alpha:
==> flow/design.v (excerpt) <==
module TCAM_TOP (
        input                   CLK
       ,input                   RESET
       ,input                   SEARCH
       ,input                   SETTING
       ,input   [DATA_BITS-1:0] KEY
       ,input   [IDWID-1:0]     SETTING_ID
       ,input   [MASKWID-1:0]   SETTING_MASKID
       ,input   [IDWID-1:0]     SETTING_PRIORITY
       ,output  [IDWID-1:0]     RULEID
       ,output                  SETTING_COMPLETE
       ,output                  SEARCH_COMPLETE
       ,output                  MISMATCH
       ,input                     DDR3_AVL_INIT
       ,input   [SDRAM_DATA-1:0]  DDR3_AVL_READDATA
       ,input                     DDR3_AVL_WAITREQUEST
       ,input                     DDR3_AVL_READDATAVALID
       ,output                    DDR3_AVL_READ
       ,output                    DDR3_AVL_WRITE
       ,output  [SDRAM_ADDR-1:0]  DDR3_AVL_ADDRESS
       ,output  [SDRAM_DATA-1:0]  DDR3_AVL_WRITEDATA
       ,output                    DDR3_AVL_BURSTCOUNT
       ,output                    DDR3_AVL_INITCOMPLETE
	);
export LEC_CHECK = 0
export ABC_AREA = 1
export CAP_MARGIN = 35
export CORE_MARGIN = 2
export CORE_UTILIZATION = 72
export CTS_CLUSTER_DIAMETER = 204
export CTS_CLUSTER_SIZE = 16
export PLACE_DENSITY_LB_ADDON = 0.08
export SETUP_SLACK_MARGIN = 0.86
export SLEW_MARGIN = 20
create_clock -name core_clock -period 3.14 [get_ports {CLK}]
run.sh (not shown) runs the stock make flow with config.mk's settings and CLKGATE_MAP_FILE=.
Changes in beta relative to alpha:
- removing CTS_CLUSTER_SIZE (formerly 16)
- removing ABC_AREA (formerly 1)
- removing CTS_CLUSTER_DIAMETER (formerly 204)
- removing SETUP_SLACK_MARGIN (formerly 0.86)
- removing PLACE_DENSITY_LB_ADDON (formerly 0.08)
- changing CORE_UTILIZATION from 72 to 40
- changing CAP_MARGIN from 35 to 20
- changing the clock period (ns, I/O delays scaled along) from 3.14 to 10.0
Results
Relative to alpha, the layout overhead on the synthesized area of beta is higher by 5.9 points. beta against alpha; sequential power is down by more than half. beta vs. alpha: post-layout total power shows a reduction of about 60%; Yosys chip area shows an increase of 1.1%. Switching fraction of total power: beta vs alpha down 1.3 points.
The inputs of gamma differ from those of beta as listed below.
- swapping 40 for 27 in CORE_UTILIZATION
- swapping 10.0 for 13.1 in the clock period (ns, I/O delays scaled along)
Results
gamma -> beta: sequential cell area fraction in the yosys report delta 0, exact match
Of gamma and beta, the run reporting the lower relative area change from synthesis to final layout was beta.
Between gamma and beta, the final worst slack is lower for beta.
Critical path depth in gamma is 1 above beta.
Re post-route cell area: gamma and beta aren't equal, and the lower value belongs to beta.
When gamma is measured against beta, its critical path's largest stage delay turns out 0.20 ns higher.
In gamma, total wirelength of the detailed-routed design is higher than in beta.
gamma: internal power consumption 23% below beta
gamma -> beta: worst-path maximum fanout delta 0, exact match
gamma gives more part of the total power dissipated in the clock network than beta did.
#### Input delta (delta over gamma)
- an added SETUP_SLACK_MARGIN of 0.73
- a change of CORE_UTILIZATION from 27 to 70
- a change of the clock period (ns, I/O delays scaled along) from 13.1 to 3.12
[summary]
delta: flow completed, timing, DRC and antenna clean. As far as mean instance size in the synthesized netlist goes, delta and gamma are indistinguishable; the numbers are identical. Run comparison: delta critical path startpoint SDRAM_CONTROLLER_INST.current_state[1]$_DFF_PP0_; gamma critical path startpoint RESET. Compared with gamma, delta instantiates a smaller number of cells. Diff gamma -> delta | clock-buffer cell count | decrease of 3. Going from gamma to delta, the count of inserted antenna diode cells was found to have gone down by 5. Lower part of the total power dissipated in combinational logic was reported by gamma, not delta. Comparing gamma and delta, summed area of non-filler cells in the final layout is higher on gamma. Diff delta..gamma | fraction of synthesis flops using an asynchronous set or reset pin | unchanged. Met2 wire length (delta vs. gamma) decreases by a little under 10%. Comparing worst setup slack for gamma and delta, the bigger number came from gamma.
Input-level comparison between epsilon and delta:
- PLACE_DENSITY_LB_ADDON now 0.0, previously not set
- CTS_CLUSTER_SIZE now 10, previously not set
- CORE_UTILIZATION now 72, was 70
- SETUP_SLACK_MARGIN now 0.89, was 0.73
- CTS_CLUSTER_DIAMETER now 119, previously not set
Although it ran to completion, epsilon produced a layout that fails the final checks because of antenna rules. Measured against each other, delta and epsilon differ in post-placement setup slack, the lower figure coming from epsilon. epsilon vs. delta: average wire length per cell after detail routing rose about 3.7%, aggregate global-route resource usage rose 1.9 points, peak clock frequency supported by timing rose 0.0066 GHz, design area about even. The multi-input gate area in the final layout of delta and that of epsilon are within noise of each other.
Power is estimated from default activity; no workload was simulated.
